==> inputs of run F <==
==> flow/design.v <==
module cordicp(
  x,
  clk,
  rst,
  en,
  lookup,
  y,
  valid);
input [31:0] x;
input clk;
input en;
input rst;
input [2047:0] lookup;
wire [63:0] tab [31:0];
output reg [63:0] y;
output reg valid;
reg [63:0] x_reg;
reg [4:0] counter;
reg [1:0] state;
  parameter E_IDLE  = 2'd0;
  parameter E_CALC  = 2'd1;
always @ (posedge clk) begin
  if (rst == 1'b1) begin
    x_reg <= {16'h00, x, 16'h00};
    y <= 64'h0000_0001_0000_0000;  
    counter <= 4'b0;
    valid <= 1'b0;
    state <= E_IDLE;
  end else begin
  case (state)
    E_IDLE: begin
      x_reg <= {16'h00, x, 16'h00};
      valid <= 1'b0;
      if (en == 1'b1) begin
        state <= E_CALC;
        y <= 64'h0000_0001_0000_0000;  
      end
    end
    E_CALC: begin
      counter <= counter+1;
      if (x_reg > tab[counter]) begin
        x_reg <= x_reg - tab[counter];
        if (counter < 5'd16)
          y <= y << (5'd16 - counter);
        else
          y <= y + (y >> (counter - 5'd15));
      end
      if (counter == 5'd31) begin
        state <= E_IDLE;
        valid <= 1'b1;
      end
    end
  endcase
  end
end
genvar i;
generate
  for (i=0; i<32; i=i+1) begin : U
    assign tab[31-i] = lookup[(i*64+63):i*64];
  end
endgenerate
endmodule
module cordicn(
  x,
  clk,
  rst,
  en,
  lookup,
  y,
  valid);
input [31:0] x;
input clk;
input en;
input rst;
input [2047:0] lookup;
wire [63:0] tab [31:0];
output reg [63:0] y;
output reg valid;
reg [63:0] x_reg;
reg [4:0] counter;
reg [1:0] state;
  parameter E_IDLE  = 2'd0;
  parameter E_CALC  = 2'd1;
always @ (posedge clk) begin
  if (rst == 1'b1) begin
    x_reg <= {16'h00, x, 16'h00};
    y <= 64'h0000_0001_0000_0000;  
    counter <= 4'b0;
    valid <= 1'b0;
    state <= E_IDLE;
  end else begin
  case (state)
    E_IDLE: begin
      x_reg <= {16'h00, x, 16'h00};
      valid <= 1'b0;
      if (en == 1'b1) begin
        state <= E_CALC;
        y <= 64'h0000_0001_0000_0000;  
      end
    end
    E_CALC: begin
      counter <= counter+1;
      if (x_reg > tab[counter]) begin
        x_reg <= x_reg - tab[counter];
        if (counter < 5'd16)
          y <= y >> (5'd16 - counter);
        else
          y <= y - (y >> (counter - 5'd14));
      end
      if (counter == 5'd31) begin
        state <= E_IDLE;
        valid <= 1'b1;
      end 
    end
  endcase
  end
end
genvar i;
generate
  for (i=0; i<32; i=i+1) begin : U
    assign tab[31-i] = lookup[(i*64+63):i*64];
  end
endgenerate
endmodule
module top
(
  clk,
  rst,
  x,
  en,
  epx,
  sinhx,
  coshx,
  valid
);
input             clk;
input             rst;
input      [31:0] x;
input             en;
output reg [31:0] epx;
       reg [31:0] enx;
output reg [31:0] sinhx;
output reg [31:0] coshx;
output reg        valid;
wire [2047:0] lookupp;
wire [2047:0] lookupn;
wire   [31:0] w_sinhx;
wire   [31:0] w_coshx;
wire   [63:0] w_epx;
wire   [63:0] w_enx;
wire          w_valid;
wire          validp;
wire          validn;
cordicp epos (
  .x      (x),
  .clk    (clk),
  .rst    (rst),
  .en     (en),
  .lookup (lookupp),
  .y      (w_epx),
  .valid  (validp)
);
cordicn eneg (
  .x      (x),
  .clk    (clk),
  .rst    (rst),
  .en     (en),
  .lookup (lookupn),
  .y      (w_enx),
  .valid  (validn)
);
always @ (posedge clk) begin
  if (rst == 1'b1) begin
    epx   <= 32'b0;
    enx   <= 32'b0;
    sinhx <= 32'b0;
    coshx <= 32'b0;
    valid <=  1'b0;
  end else begin
  if (validp == 1'b1)
    epx <= w_epx[47:16];
  if (validn == 1'b1)
    enx <= w_enx[47:16];
  sinhx <= w_sinhx;
  coshx <= w_coshx;
  valid <= w_valid;
  end
end
assign w_sinhx = (w_epx [47:16] - w_enx [47:16]) >> 1;
assign w_coshx = (w_epx [47:16] + w_enx [47:16]) >> 1;
assign w_valid = validn & validp;
assign lookupp = { 
  64'h0000_000B_1721_7F7D,    
  64'h0000_000A_65AF_6785,    
  64'h0000_0009_B43D_4F8D,    
  64'h0000_0009_02CB_3795,    
  64'h0000_0008_5159_1F9D,    
  64'h0000_0007_9FE7_07A6,    
  64'h0000_0006_EE74_EFAE,    
  64'h0000_0006_3D02_D7B6,    
  64'h0000_0005_8B90_BFBE,    
  64'h0000_0004_DA1E_A7C6,    
  64'h0000_0004_28AC_8FCE,    
  64'h0000_0003_773A_77D7,    
  64'h0000_0002_C5C8_5FDF,   
  64'h0000_0002_1456_47E7,   
  64'h0000_0001_62E4_2FEF,   
  64'h0000_0000_B172_17F7,   
  64'h0000_0000_67CC_8FB2,   
  64'h0000_0000_391F_EF8F,   
  64'h0000_0000_1E27_076E,  
  64'h0000_0000_0F85_1860, 
  64'h0000_0000_07E0_A6C3, 
  64'h0000_0000_03F8_1516, 
  64'h0000_0000_01FE_02A6, 
  64'h0000_0000_00FF_8055, 
  64'h0000_0000_007F_E00A,
  64'h0000_0000_003F_F801,
  64'h0000_0000_001F_FE00,
  64'h0000_0000_000F_FF80,
  64'h0000_0000_0007_FFE0,
  64'h0000_0000_0003_FFF8,
  64'h0000_0000_0001_FFFE,
  64'h0000_0000_0000_FFFF
  };
assign lookupn = {
    64'h0000_000B_1721_7F7D,      
    64'h0000_000A_65AF_6785,      
    64'h0000_0009_B43D_4F8D,      
    64'h0000_0009_02CB_3795,      
    64'h0000_0008_5159_1F9D,      
    64'h0000_0007_9FE7_07A6,      
    64'h0000_0006_EE74_EFAE,      
    64'h0000_0006_3D02_D7B6,      
    64'h0000_0005_8B90_BFBE,      
    64'h0000_0004_DA1E_A7C6,      
    64'h0000_0004_28AC_8FCE,      
    64'h0000_0003_773A_77D7,      
    64'h0000_0002_C5C8_5FDF,     
    64'h0000_0002_1456_47E7,     
    64'h0000_0001_62E4_2FEF,     
    64'h0000_0000_B172_17F7, 
    64'h0000_0000_49A5_8844, 
    64'h0000_0000_222F_1D04, 
    64'h0000_0000_1085_98B5, 
    64'h0000_0000_0820_AEC4, 
    64'h0000_0000_0408_1596,
    64'h0000_0000_0202_02AE,
    64'h0000_0000_0100_8055,
    64'h0000_0000_0080_200A,
    64'h0000_0000_0040_0801,
    64'h0000_0000_0020_0200,
    64'h0000_0000_0010_0080,
    64'h0000_0000_0008_0020,
    64'h0000_0000_0004_0008,
    64'h0000_0000_0002_0002,
    64'h0000_0000_0001_0000,
    64'h0000_0000_0000_8000
    };
endmodule
==> flow/run.sh <==
#!/bin/bash
# the make line also repeats each setting of config.mk as NAME=value (left out here)
make -C /OpenROAD-flow-scripts/flow DESIGN_CONFIG=/design/flow/config.mk WORK_HOME=/design/flow/orfs CLKGATE_MAP_FILE= finish
==> flow/config.mk <==
export PLATFORM = sky130hd
export DESIGN_NAME = top
export DESIGN_NICKNAME = top
export VERILOG_FILES = /design/flow/design.v
export SDC_FILE = /design/flow/constraint.sdc
export NUM_CORES = 4
export LEC_CHECK = 0
export ABC_AREA = 1
export CAP_MARGIN = 20
export CORE_MARGIN = 2
export CORE_UTILIZATION = 72
export CTS_CLUSTER_DIAMETER = 232
export CTS_CLUSTER_SIZE = 20
export PLACE_DENSITY = 0.79
export SETUP_SLACK_MARGIN = 0.28
export SLEW_MARGIN = 20
==> flow/constraint.sdc <==
create_clock -name core_clock -period 3.18 [get_ports {clk}]
set_input_delay 0.6360 -clock core_clock [delete_from_list [all_inputs] [get_ports {clk}]]
set_output_delay 0.6360 -clock core_clock [all_outputs]
set_load 0.01 [all_outputs]
==> run R: changes against run F <==
==> flow/config.mk (replaced) <==
export PLATFORM = sky130hd
export DESIGN_NAME = top
export DESIGN_NICKNAME = top
export VERILOG_FILES = /design/flow/design.v
export SDC_FILE = /design/flow/constraint.sdc
export NUM_CORES = 4
export LEC_CHECK = 0
export CAP_MARGIN = 20
export CORE_MARGIN = 2
export CORE_UTILIZATION = 65
export MAX_ROUTING_LAYER = met4
export PLACE_DENSITY = 0.6
export SLEW_MARGIN = 20
export TNS_END_PERCENT = 5
==> flow/constraint.sdc (replaced) <==
create_clock -name core_clock -period 5.24 [get_ports {clk}]
set_input_delay 1.0480 -clock core_clock [delete_from_list [all_inputs] [get_ports {clk}]]
set_output_delay 1.0480 -clock core_clock [all_outputs]
set_load 0.01 [all_outputs]
==> run Z: changes against run F <==
--- a/flow/config.mk
+++ b/flow/config.mk
@@ -10,7 +10,6 @@
 export CORE_MARGIN = 2
-export CORE_UTILIZATION = 72
-export CTS_CLUSTER_DIAMETER = 232
-export CTS_CLUSTER_SIZE = 20
-export PLACE_DENSITY = 0.79
-export SETUP_SLACK_MARGIN = 0.28
+export CORE_UTILIZATION = 40
+export CTS_CLUSTER_DIAMETER = 90
+export MIN_ROUTING_LAYER = met2
+export SETUP_SLACK_MARGIN = -0.75
 export SLEW_MARGIN = 20
==> flow/constraint.sdc (replaced) <==
create_clock -name core_clock -period 8.0 [get_ports {clk}]
set_input_delay 1.6000 -clock core_clock [delete_from_list [all_inputs] [get_ports {clk}]]
set_output_delay 1.6000 -clock core_clock [all_outputs]
set_load 0.01 [all_outputs]
==> notes <==
- In run R the area after synthesis is lower than in run Z, by 14%.
- Between run R and run Z, the lower die size is in run R (gap 47%, measured against run Z).
- Run R died in 5_1_grt on GRT-0232. Run Z stopped in 5_1_grt. Run F never finished: it broke off in 4_1_cts (DPL-0038).
- In run R the synthesized cell count is smaller than in run Z, by about 36%.


==> v39 <==
RTL: the design.v shown in full above, as it stands there.
Settings: LEC_CHECK=0, CAP_MARGIN=20, CORE_MARGIN=2, CORE_UTILIZATION=58, SLEW_MARGIN=20; clock period 6.51 ns.
run.sh (not shown) runs the stock make flow with config.mk's settings and CLKGATE_MAP_FILE=.
==> v3: changes against v39 <==
--- a/flow/config.mk
+++ b/flow/config.mk
@@ -8,4 +8,6 @@
 export CAP_MARGIN = 20
 export CORE_MARGIN = 2
-export CORE_UTILIZATION = 58
+export CORE_UTILIZATION = 72
+export CTS_CLUSTER_SIZE = 20
+export PLACE_DENSITY = 0.79
 export SLEW_MARGIN = 20
==> flow/constraint.sdc (replaced) <==
create_clock -name core_clock -period 3.18 [get_ports {clk}]
set_input_delay 0.6360 -clock core_clock [delete_from_list [all_inputs] [get_ports {clk}]]
set_output_delay 0.6360 -clock core_clock [all_outputs]
set_load 0.01 [all_outputs]
==> v22: changes against v39 <==
--- a/flow/config.mk
+++ b/flow/config.mk
@@ -8,4 +8,8 @@
 export CAP_MARGIN = 20
 export CORE_MARGIN = 2
-export CORE_UTILIZATION = 58
+export CORE_UTILIZATION = 66
+export CTS_CLUSTER_DIAMETER = 358
+export CTS_CLUSTER_SIZE = 36
+export MAX_ROUTING_LAYER = met4
+export PLACE_DENSITY = 0.6
 export SLEW_MARGIN = 20
==> flow/constraint.sdc (replaced) <==
create_clock -name core_clock -period 5.15 [get_ports {clk}]
set_input_delay 1.0300 -clock core_clock [delete_from_list [all_inputs] [get_ports {clk}]]
set_output_delay 1.0300 -clock core_clock [all_outputs]
set_load 0.01 [all_outputs]
==> v32: changes against v39 <==
--- a/flow/config.mk
+++ b/flow/config.mk
@@ -8,4 +8,8 @@
 export CAP_MARGIN = 20
 export CORE_MARGIN = 2
-export CORE_UTILIZATION = 58
+export CORE_UTILIZATION = 72
+export CTS_CLUSTER_DIAMETER = 356
+export CTS_CLUSTER_SIZE = 100
+export PLACE_DENSITY = 0.6
+export SETUP_SLACK_MARGIN = 1.86
 export SLEW_MARGIN = 20
==> flow/constraint.sdc (replaced) <==
create_clock -name core_clock -period 6.24 [get_ports {clk}]
set_input_delay 1.2480 -clock core_clock [delete_from_list [all_inputs] [get_ports {clk}]]
set_output_delay 1.2480 -clock core_clock [all_outputs]
set_load 0.01 [all_outputs]
==> impl_results.rst <==
Implementation results
======================

.. list-table::
   :header-rows: 1

   * - Metric
     - Value
   * - Result of the run
     - aborted with a tool error
   * - Routing usage on met1
     - 68.7%
   * - Failing step
     - global routing (5_1_grt)
   * - Placed wire-length estimate after detailed placement
     - 106,000 um
   * - Error that halted the flow
     - [ERROR GRT-0116] Global routing finished with congestion. Check the congestion regions in the DRC Viewer.
   * - Num rows
     - 86
-- figures above: v32

==> impl_results.rst <==
Implementation results
======================

.. list-table::
   :header-rows: 1

   * - Metric
     - Value
   * - Result of the run
     - aborted with a tool error
   * - Failing step
     - detailed placement (3_5_place_dp)
   * - Error that halted the flow
     - [ERROR DPL-0033] detailed placement checks failed during check placement.
   * - Post-synthesis share of cell area spent on xor and xnor gates
     - 6.06%
   * - Num rows
     - 86
   * - Main area contributors
     - dfxtp_1 15%, mux2i_1 10%, ha_1 8.5%, nor2_1 6.5%, a21oi_1 6.4%
-- figures above: v3

==> impl_results.rst <==
Metrics
=======

.. list-table::
   :header-rows: 1

   * - Metric
     - Value
   * - Placed wire-length estimate after detailed placement
     - 113,000 um
   * - Result of the run
     - complete, no violations
   * - Dpl ws
     - -0.106 ns
   * - Number of violations reported at the end of detailed-routing iteration 0
     - 5,666
   * - Routing usage on met1
     - 54.4%
-- figures above: v39

==> impl_results.rst <==
Implementation results
======================

.. list-table::
   :header-rows: 1

   * - Metric
     - Value
   * - Compound Share, Synth
     - 26.5%
   * - Result of the run
     - aborted with a tool error
   * - Register area share after synthesis
     - 19.7%
   * - Fraction of the core area occupied by cells at floorplan
     - 66.9%
   * - Routing usage on met1
     - 70.0%
   * - Dpl ws
     - -1.07 ns
   * - Error that halted the flow
     - [ERROR GRT-0232] Routing congestion too high. Check the congestion heatmap in the GUI.
   * - Failing step
     - global routing (5_1_grt)
-- figures above: v22



==> v7 <==
Starts from the design.v that is shown in full above.
clock: 11.8 ns
lec_check: 0
abc_area: 0
cap_margin: 0
cell_pad_in_sites_global_placement: 3
core_aspect_ratio: 1.16
core_margin: 2
core_utilization: 26
gpl_timing_driven: 0
place_density: 0.76
slew_margin: 15
tns_end_percent: 55
==> v28: changes against v7 <==
==> flow/config.mk (replaced) <==
export PLATFORM = sky130hd
export DESIGN_NAME = top
export DESIGN_NICKNAME = top
export VERILOG_FILES = /design/flow/design.v
export SDC_FILE = /design/flow/constraint.sdc
export NUM_CORES = 4
export LEC_CHECK = 0
export CAP_MARGIN = 20
export CORE_MARGIN = 2
export CORE_UTILIZATION = 40
export PLACE_DENSITY = 0.6
export SLEW_MARGIN = 20
==> flow/constraint.sdc (replaced) <==
create_clock -name core_clock -period 7.66 [get_ports {clk}]
set_input_delay 1.5320 -clock core_clock [delete_from_list [all_inputs] [get_ports {clk}]]
set_output_delay 1.5320 -clock core_clock [all_outputs]
set_load 0.01 [all_outputs]
==> v37: changes against v7 <==
==> flow/config.mk (replaced) <==
export PLATFORM = sky130hd
export DESIGN_NAME = top
export DESIGN_NICKNAME = top
export VERILOG_FILES = /design/flow/design.v
export SDC_FILE = /design/flow/constraint.sdc
export NUM_CORES = 4
export LEC_CHECK = 0
export ABC_AREA = 1
export CAP_MARGIN = 20
export CORE_ASPECT_RATIO = 1.32
export CORE_MARGIN = 2
export CORE_UTILIZATION = 72
export CTS_CLUSTER_DIAMETER = 258
export CTS_CLUSTER_SIZE = 10
export PLACE_DENSITY = 0.6
export SLEW_MARGIN = 20
==> flow/constraint.sdc (replaced) <==
create_clock -name core_clock -period 3.78 [get_ports {clk}]
set_input_delay 0.7560 -clock core_clock [delete_from_list [all_inputs] [get_ports {clk}]]
set_output_delay 0.7560 -clock core_clock [all_outputs]
set_load 0.01 [all_outputs]
==> impl_metrics.tcl <==
# place-and-route summary
set metrics [dict create \
    floorplanUtilization 0.404 \
    utilization 0.446 \
    status "no timing/DRC/antenna violations" \
    nonClkBufAreaFrac 0.0477 \
    totalPowerFinal_uw 10500 \
    synth.comb.largest_family "AND-OR/OR-AND gates" \
    vias 41632 \
    max_freq_mhz 138 \
    topCellsByArea "dfxtp_1 (15%), mux2i_1 (10%), ha_1 (8.5%)" \
]
Source of the figures above: v28

==> impl_metrics.tcl <==
# place-and-route summary
set metrics [dict create \
    status "no timing/DRC/antenna violations" \
    nonClkBufAreaFrac 0.0630 \
    grt_overflow_total 0 \
    die_area_mm2 0.159 \
    synth.comb.largest_family "AND-OR/OR-AND gates" \
    utilization 0.299 \
    totalPowerFinal_uw 7170 \
    max_freq_mhz 88.0 \
    vias 43509 \
]
Source of the figures above: v7

==> impl_metrics.tcl <==
# flow metrics
set metrics [dict create \
    floorplanUtilization 0.730 \
    die_h_um 298 \
    haltStage "clock tree synthesis (4_1_cts)" \
    error_line "[ERROR DPL-0038] Utilization greater than 100%, impossible to legalize" \
    synth.comb.largest_family "simple AND/OR/NAND/NOR gates" \
    topCellsByArea "nand2_1 (21%), dfxtp_1 (13%), nand3_1 (12%)" \
    synth_area_mm2 0.0472 \
    status "aborted with a tool error" \
]
Source of the figures above: v37

